oak:
Design top_rx_surf, start of the top module:
module top_rx_surf(
	input 			clk,
	input 			rst_n,
	input 			data_rx,
	output			flag_en_1, 
	output [7:0]	addr_daohang_data,
	output [12:0]	data_rx_end_internet
    );
export LEC_CHECK = 0
export ABC_AREA = 1
export CAP_MARGIN = 20
export CORE_MARGIN = 2
export CORE_UTILIZATION = 70
export CTS_CLUSTER_DIAMETER = 190
export CTS_CLUSTER_SIZE = 15
export PLACE_DENSITY_LB_ADDON = 0.13
export SETUP_SLACK_MARGIN = 0.74
export SLEW_MARGIN = 40
create_clock -name core_clock -period 2.48 [get_ports {clk}]
run.sh (not shown) runs the stock make flow with config.mk's settings and CLKGATE_MAP_FILE=.
Final checks on oak, whose flow otherwise completed, came back failing, citing setup timing.
Modified inputs, pine compared to oak
# oak
export LEC_CHECK = 0
export ABC_AREA = 1
export CAP_MARGIN = 20
export CORE_MARGIN = 2
export CORE_UTILIZATION = 70
export CTS_CLUSTER_DIAMETER = 190
export CTS_CLUSTER_SIZE = 15
export PLACE_DENSITY_LB_ADDON = 0.13
export SETUP_SLACK_MARGIN = 0.74
export SLEW_MARGIN = 40
create_clock -name core_clock -period 2.48 [get_ports {clk}]
# pine
export LEC_CHECK = 0
export CAP_MARGIN = 20
export CORE_MARGIN = 2
export CORE_UTILIZATION = 72
export CTS_CLUSTER_DIAMETER = 377
export PLACE_DENSITY = 0.38
export SLEW_MARGIN = 20
create_clock -name core_clock -period 9.07 [get_ports {clk}]
## What came out
Between oak and pine, number of cells on the worst reg-to-reg path is lower for pine, oak comes in above that.
In the metrics for oak and pine, the one carrying the lower final instance area is pine.
Relative to oak, total clock network power decreased by 64% in pine.
Both conditions hold for pine: the flow ran to the end and the final layout passed the timing, design-rule and antenna checks.
Lower die width among oak and pine: pine
oak and pine ended up with roughly the same hold slack.
Higher worst setup slack after placement was reported by pine, not oak.
The run with more routed wire is oak, not pine.
diff inputs: pine => birch
# pine
export LEC_CHECK = 0
export CAP_MARGIN = 20
export CORE_MARGIN = 2
export CORE_UTILIZATION = 72
export CTS_CLUSTER_DIAMETER = 377
export PLACE_DENSITY = 0.38
export SLEW_MARGIN = 20
create_clock -name core_clock -period 9.07 [get_ports {clk}]
# birch
export LEC_CHECK = 0
export CAP_MARGIN = 20
export CORE_MARGIN = 2
export CORE_UTILIZATION = 70
export CTS_CLUSTER_DIAMETER = 190
export CTS_CLUSTER_SIZE = 15
export PLACE_DENSITY_LB_ADDON = 0.13
export SLEW_MARGIN = 20
create_clock -name core_clock -period 2.54 [get_ports {clk}]
--- outcome ---
Summary — net switching power figure, birch relative to pine: higher, by 220%.
Compared with pine, birch degrades setup slack.
Area growth from synthesis to layout is lower on pine
Going from pine to birch, count of plain and timing-repair buffers has increased, total CTS buffers down 24%, post-cts gate resize count picked up an extra 47, wire length of the first global-routing pass shows an increase of 7.1%.
Measured against each other, pine and birch differ in final period demand of the worst path, the lower figure coming from birch.
Final setup violation count delta for birch relative to pine: 14 higher
[birch] flow finished | final checks: failed | reasons: setup timing
Of pine and birch, birch shows the higher final net count, with pine below it.
Relative contribution of sequential cells to total power in birch is 8.5 points higher than in pine
Input changes introduced in maple (baseline for comparison: birch):
# birch
export LEC_CHECK = 0
export CAP_MARGIN = 20
export CORE_MARGIN = 2
export CORE_UTILIZATION = 70
export CTS_CLUSTER_DIAMETER = 190
export CTS_CLUSTER_SIZE = 15
export PLACE_DENSITY_LB_ADDON = 0.13
export SLEW_MARGIN = 20
create_clock -name core_clock -period 2.54 [get_ports {clk}]
# maple
export LEC_CHECK = 0
export CAP_MARGIN = 20
export CORE_MARGIN = 2
export CORE_UTILIZATION = 62
export SLEW_MARGIN = 20
create_clock -name core_clock -period 9.07 [get_ports {clk}]
Notes after the runs:
- maple has completed all stages; timing, DRC and antenna checks passed.
- birch has a higher via count than maple.
- Lower total power goes to maple over birch.
- Of birch and maple, the run reporting the higher routed wire length was birch.
- maple vs. birch: cell count shows a reduction of 3.6%; die size shows an increase of about 13%.
For cedar, these inputs were changed with respect to maple:
# maple
export LEC_CHECK = 0
export CAP_MARGIN = 20
export CORE_MARGIN = 2
export CORE_UTILIZATION = 62
export SLEW_MARGIN = 20
create_clock -name core_clock -period 9.07 [get_ports {clk}]
# cedar
export LEC_CHECK = 0
export CAP_MARGIN = 20
export CORE_MARGIN = 2
export CORE_UTILIZATION = 70
export CTS_CLUSTER_DIAMETER = 150
export CTS_CLUSTER_SIZE = 15
export PLACE_DENSITY_LB_ADDON = 0.06
export SLEW_MARGIN = 20
create_clock -name core_clock -period 2.49 [get_ports {clk}]
==> results <==
maple completed every stage of the flow, and the final layout passed the timing, design-rule and antenna checks. [cedar] flow finished | final checks: failed | reasons: setup timing. Against maple, cedar comes in 3 lower on count of clock-buffer cells in the layout. Changes observed in cedar relative to maple: peak fanout along the critical path fell 1; total die size fell 11%. Cmp maple and cedar / fraction of power consumed by the clock network / higher: maple. Leakage power of the design ends up higher on cedar. Measured against each other, maple and cedar differ in met1 capacity usage during global routing, the higher figure coming from cedar. Summary of the comparison: width of the die is lower in cedar, relative to maple. Sort maple and cedar by post-synthesis to final-layout area growth, ascending, and maple comes first. Number of cells after detailed placement in cedar vs maple: up 71. Comparing cedar against maple, there is no change at all in sequential-to-total area share from yosys stat. Master of the slowest instance on the critical path = sky130_fd_sc_hd__dfrtp_1: cedar; master of the slowest instance on the critical path = sky130_fd_sc_hd__o311ai_0: maple. Going from maple to cedar, power after layout grows by 230%.

========
Starting RTL as in the previous note.
export LEC_CHECK = 0
export ABC_AREA = 0
export CAP_MARGIN = 25
export CELL_PAD_IN_SITES_DETAIL_PLACEMENT = 2
export CELL_PAD_IN_SITES_GLOBAL_PLACEMENT = 0
export CORE_MARGIN = 9
export CORE_UTILIZATION = 59
export CTS_CLUSTER_DIAMETER = 367
export CTS_CLUSTER_SIZE = 68
export GPL_ROUTABILITY_DRIVEN = 0
export GPL_TIMING_DRIVEN = 0
export HOLD_SLACK_MARGIN = -0.05
export MIN_ROUTING_LAYER = met1
export PLACE_DENSITY_LB_ADDON = 0.1
export SLEW_MARGIN = 0
export TNS_END_PERCENT = 20
create_clock -name core_clock -period 5.12 [get_ports {clk}]
The starting point never finished: it broke off in 3_5_place_dp.
Then changed:
==> flow/config.mk (replaced) <==
export PLATFORM = sky130hd
export DESIGN_NAME = top_rx_surf
export DESIGN_NICKNAME = top_rx_surf
export VERILOG_FILES = /design/flow/design.v
export SDC_FILE = /design/flow/constraint.sdc
export NUM_CORES = 4
export LEC_CHECK = 0
export CAP_MARGIN = 20
export CORE_MARGIN = 2
export CORE_UTILIZATION = 69
export PLACE_DENSITY_LB_ADDON = 0.01
export SLEW_MARGIN = 20
==> flow/constraint.sdc (replaced) <==
create_clock -name core_clock -period 3.21 [get_ports {clk}]
set_input_delay 0.6420 -clock core_clock [delete_from_list [all_inputs] [get_ports {clk}]]
set_output_delay 0.6420 -clock core_clock [all_outputs]
set_load 0.01 [all_outputs]
Result:
- The changed run completed and failed the layout checks on negative setup slack
- area after synthesis does not change
- die area shrinks by a quarter to a third
- synthesized cell count is unchanged

========
build 41:
Starting RTL as in the previous note.
export LEC_CHECK = 0
export ABC_AREA = 1
export CAP_MARGIN = 20
export CELL_PAD_IN_SITES_DETAIL_PLACEMENT = 2
export CELL_PAD_IN_SITES_GLOBAL_PLACEMENT = 0
export CORE_MARGIN = 3
export CORE_UTILIZATION = 72
export CTS_CLUSTER_SIZE = 93
export GPL_TIMING_DRIVEN = 0
export HOLD_SLACK_MARGIN = 0.29
export MAX_ROUTING_LAYER = met5
export MIN_ROUTING_LAYER = met2
export PLACE_DENSITY = 0.73
export SETUP_SLACK_MARGIN = 0.41
export SLEW_MARGIN = 20
create_clock -name core_clock -period 6.96 [get_ports {clk}]
Build 41 did not finish: a tool error stopped it during 3_5_place_dp.
[inputs] build 67 vs build 41
- a change of CORE_MARGIN from 3 to 2
- a deleted SETUP_SLACK_MARGIN that had been 0.41
- a deleted CELL_PAD_IN_SITES_GLOBAL_PLACEMENT that had been 0
- a deleted CTS_CLUSTER_SIZE that had been 93
- a deleted MIN_ROUTING_LAYER that had been met2
- a deleted MAX_ROUTING_LAYER that had been met5
- a change of PLACE_DENSITY from 0.73 to 0.36
- a deleted HOLD_SLACK_MARGIN that had been 0.29
- a deleted GPL_TIMING_DRIVEN that had been 0
- an added CTS_CLUSTER_DIAMETER of 397
- a deleted CELL_PAD_IN_SITES_DETAIL_PLACEMENT that had been 2
- a change of the clock period (ns, I/O delays scaled along) from 6.96 to 2.47
Notes after the runs:
In the metrics for build 67 and build 41, the one carrying the lower core utilization before placement is build 67. As far as post-synthesis mux area share goes, build 41 and build 67 are indistinguishable; the numbers are identical. Min horizontal die size across build 67 and build 41: build 67. Going from build 41 to build 67, chip height -1.3%, placeable core area +400 um^2. Ran to the end and failed final checks on setup timing: build 67. As far as share of the yosys chip area belonging to registers goes, build 41 and build 67 are indistinguishable; the numbers are identical. Delta (build 67 minus build 41): area share of fa/ha/maj cells after synthesis ~0 delta; post-synthesis instance total has remained practically unchanged; die size went down about 2.6%; global placement routability congestion rose 1.2%. As of build 67, number of core rows had risen slightly compared to build 41.
Edits applied to the flow inputs when going from build 67 to build 4:
- a change of CORE_UTILIZATION from 72 to 56
- a deleted PLACE_DENSITY that had been 0.36
- an added SETUP_SLACK_MARGIN of 0.49
- a deleted CTS_CLUSTER_DIAMETER that had been 397
- a change of the clock period (ns, I/O delays scaled along) from 2.47 to 10.0
Notes after the runs:
The final layout from build 4, which completed every stage, passed the timing, design-rule and antenna checks at the end of the flow. A slowest cell on the critical path of sky130_fd_sc_hd__clkdlybuf4s50_1 is what build 4 shows, while sky130_fd_sc_hd__dfrtp_1 belongs to build 67. Lower number of setup buffers added after CTS goes to build 4 over build 67. Wire length delta (build 4 − build 67): favourable. Post-layout period usage of the worst path in build 4 vs build 67: down 100 points. Leakage power came out lower on build 4 than on build 67. Compared with build 67, build 4 is more frugal on power. On final non-filler cell total: between build 4 and build 67, it ends up higher for build 67.

========
run A:
Starting RTL as in the previous note.
Settings: LEC_CHECK=0, CAP_MARGIN=20, CORE_MARGIN=2, CORE_UTILIZATION=22, CTS_CLUSTER_DIAMETER=37, CTS_CLUSTER_SIZE=60, GPL_TIMING_DRIVEN=1, MIN_ROUTING_LAYER=met1, PLACE_DENSITY_LB_ADDON=0.08, SLEW_MARGIN=20, TNS_END_PERCENT=100; clock period 7.79 ns.
Relative to run A, the following input files were edited for run B:
Settings: SETUP_SLACK_MARGIN: unset -> -0.56; TNS_END_PERCENT: 100 -> unset; GPL_TIMING_DRIVEN: 1 -> unset; CTS_CLUSTER_DIAMETER: 37 -> unset; CORE_UTILIZATION: 22 -> 72; MIN_ROUTING_LAYER: met1 -> unset; CAP_MARGIN: 20 -> 15; PLACE_DENSITY_LB_ADDON: 0.08 -> unset; CTS_CLUSTER_SIZE: 60 -> unset; the clock period (ns, I/O delays scaled along): 7.79 -> 8.38.
[summary]
Taking run A over run B, the clock-net power ratio works out to 2.3.
Maximum ir drop on the vdd rail: run B vs run A up 0.000033 V
Taking run A as the reference point, the die area of run B falls by 49000 um^2.
Run B against run A: hold slack +8.8 ps, minimum period implied by the final worst setup slack higher.
Sequential share of layout area in run B vs run A: up 7.6 points
Note that the vias per cell recorded for run A amounts to 0.69 times the value seen in run B.
Switching power as a share of total power for run B: 1.4 points down relative to run A
On detailed-route wire length, run B does better than run A.
## Diff of input files: run C against run B
Settings: swapping 15 for 20 in CAP_MARGIN; clearing SETUP_SLACK_MARGIN, which used to be -0.56; swapping 72 for 69 in CORE_UTILIZATION; swapping 8.38 for 4.44 in the clock period (ns, I/O delays scaled along).
## What came out
Going from run B to run C, depth of the CTS H-tree was more or less identical, net count reported at finish held, average wire per cell in the routed design dropped about 5%.
Edits applied to the flow inputs when going from run C to run D:
Settings: PLACE_DENSITY_LB_ADDON now 0.01, previously not set; ABC_AREA now 1, previously not set; CTS_CLUSTER_SIZE now 76, previously not set; the clock period (ns, I/O delays scaled along) now 2.53, was 4.44.
==> results <==
[compare] base=run C new=run D: cell area climbed 2800 um^2; setup slack of the critical path after layout saw a decrease.
Antenna diode instance count was higher in run C than in run D.
The layout from run D, despite a flow that completed every stage, fails the layout checks, with the failing checks listed as negative setup slack.

========
== build 97 ==
Starting RTL as in the previous note.
make LEC_CHECK=0 ABC_AREA=1 CAP_MARGIN=0 CORE_MARGIN=2 CORE_UTILIZATION=72 CTS_CLUSTER_SIZE=76 PLACE_DENSITY_LB_ADDON=0.01 SETUP_SLACK_MARGIN=0.72 SLEW_MARGIN=20 finish   # period 2.53 ns
Build 97 did not run to completion, as it errored out during global routing.
What build 13 does differently from build 97 at the input level:
- CAP_MARGIN: 0 -> 20
- CTS_CLUSTER_SIZE: 76 -> 15
- CTS_CLUSTER_DIAMETER: unset -> 393
- SETUP_SLACK_MARGIN: 0.72 -> -0.03
- HOLD_SLACK_MARGIN: unset -> 0.3
- PLACE_DENSITY_LB_ADDON: 0.01 -> 0.06
- the clock period (ns, I/O delays scaled along): 2.53 -> 2.8
Findings:
Diff build 97 -> build 13: number of standard cells after synthesis barely changed; placement-stage cell area dropped 2.9%; simple-gate share of the synthesized area barely changed; total setup buffers inserted after CTS dropped 32; area share of fa/ha/maj cells after synthesis barely changed.
Taking build 97 as the reference, in build 13 number of buffers created by CTS lower, worst slack at placement grew by 170 ps.
Final checks on build 13, whose flow otherwise completed, came back failing, citing negative setup slack.
Modified inputs, build 32 compared to build 13
- CORE_UTILIZATION now 40, was 72
- HOLD_SLACK_MARGIN no longer set, was 0.3
- CTS_CLUSTER_DIAMETER no longer set, was 393
- CTS_CLUSTER_SIZE no longer set, was 15
- ABC_AREA no longer set, was 1
- PLACE_DENSITY_LB_ADDON no longer set, was 0.06
- SETUP_SLACK_MARGIN no longer set, was -0.03
- the clock period (ns, I/O delays scaled along) now 4.44, was 2.8
Notes after the runs:
Of build 13 and build 32, only build 32 finishes the flow clean. Ran to the end and failed final checks on negative setup slack: build 13. Between build 13 and build 32, floorplan-stage core utilization decreased. Compared build 32 vs build 13, and portion of the layout cell area used by clock cells is up in build 32. In build 32, the remaining max-slew budget at the tightest pin came out 20 points below the value in build 13. Final-layout fill cell count (build 32 vs. build 13) increases by more than 100%. Build 32: detailed-route wire length 34% below build 13.
### build 32 -> build 24
- SETUP_SLACK_MARGIN now 2.05, previously not set
- CORE_UTILIZATION now 66, was 40
- the clock period (ns, I/O delays scaled along) now 8.38, was 4.44
[summary]
- u_surf_internet_rx.data_rx_end_internet[89]$_DFFE_PN0N_ as the end of the critical path was reported by build 32, and u_surf_internet_rx.data_rx_end_internet[88]$_DFFE_PN0N_ by build 24.
- Relative to build 32, design area has decreased by 450 sq um in build 24.
- Aggregate routed wire length came out higher on build 24 than on build 32.
- Build 24 vs build 32, instance count: build 24 lower
diff inputs: build 24 => build 12
- swapping 2.05 for 0.21 in SETUP_SLACK_MARGIN
- putting MAX_ROUTING_LAYER at met4 where nothing was set
- swapping 2 for 3 in CORE_MARGIN
- putting MIN_ROUTING_LAYER at met1 where nothing was set
- swapping 66 for 24 in CORE_UTILIZATION
- swapping 8.38 for 5.92 in the clock period (ns, I/O delays scaled along)
==> comparison <==
The higher cell area of build 12 and build 24 is in build 12. Compared with build 24, build 12 shows a higher height of the die. Clock-buffer cell count, build 12 vs build 24: up slightly. Looking at sequential share of layout area, build 12 sits 2.6 points lower than build 24 does. Relative to build 24, CTS buffer count increased by about 8% in build 12.
Input-level comparison between build 52 and build 12:
- MIN_ROUTING_LAYER no longer set, was met1
- MAX_ROUTING_LAYER no longer set, was met4
- CORE_MARGIN now 2, was 3
- CORE_UTILIZATION now 57, was 24
- CTS_CLUSTER_SIZE now 29, previously not set
- SETUP_SLACK_MARGIN no longer set, was 0.21
- the clock period (ns, I/O delays scaled along) now 6.86, was 5.92
## What came out
Data required time of the worst path (lower): build 12
Taking build 12 as the reference, in build 52 setup slack now larger, total of clock buffers placed in the layout now smaller, proportion of cell area occupied by registers now larger, first-pass GRT wire length now smaller.
Build 12 has lower global-route track usage on met3 than build 52.
Compared with build 12, in build 52 met1 track utilization from global routing increased by 19 points relative to the old numbers, detailed placement HPWL decreased by 680 um relative to the old numbers.
Build 52: flow completed, timing, DRC and antenna clean
No activity file was given, so power comes from the tool's default toggle rates.
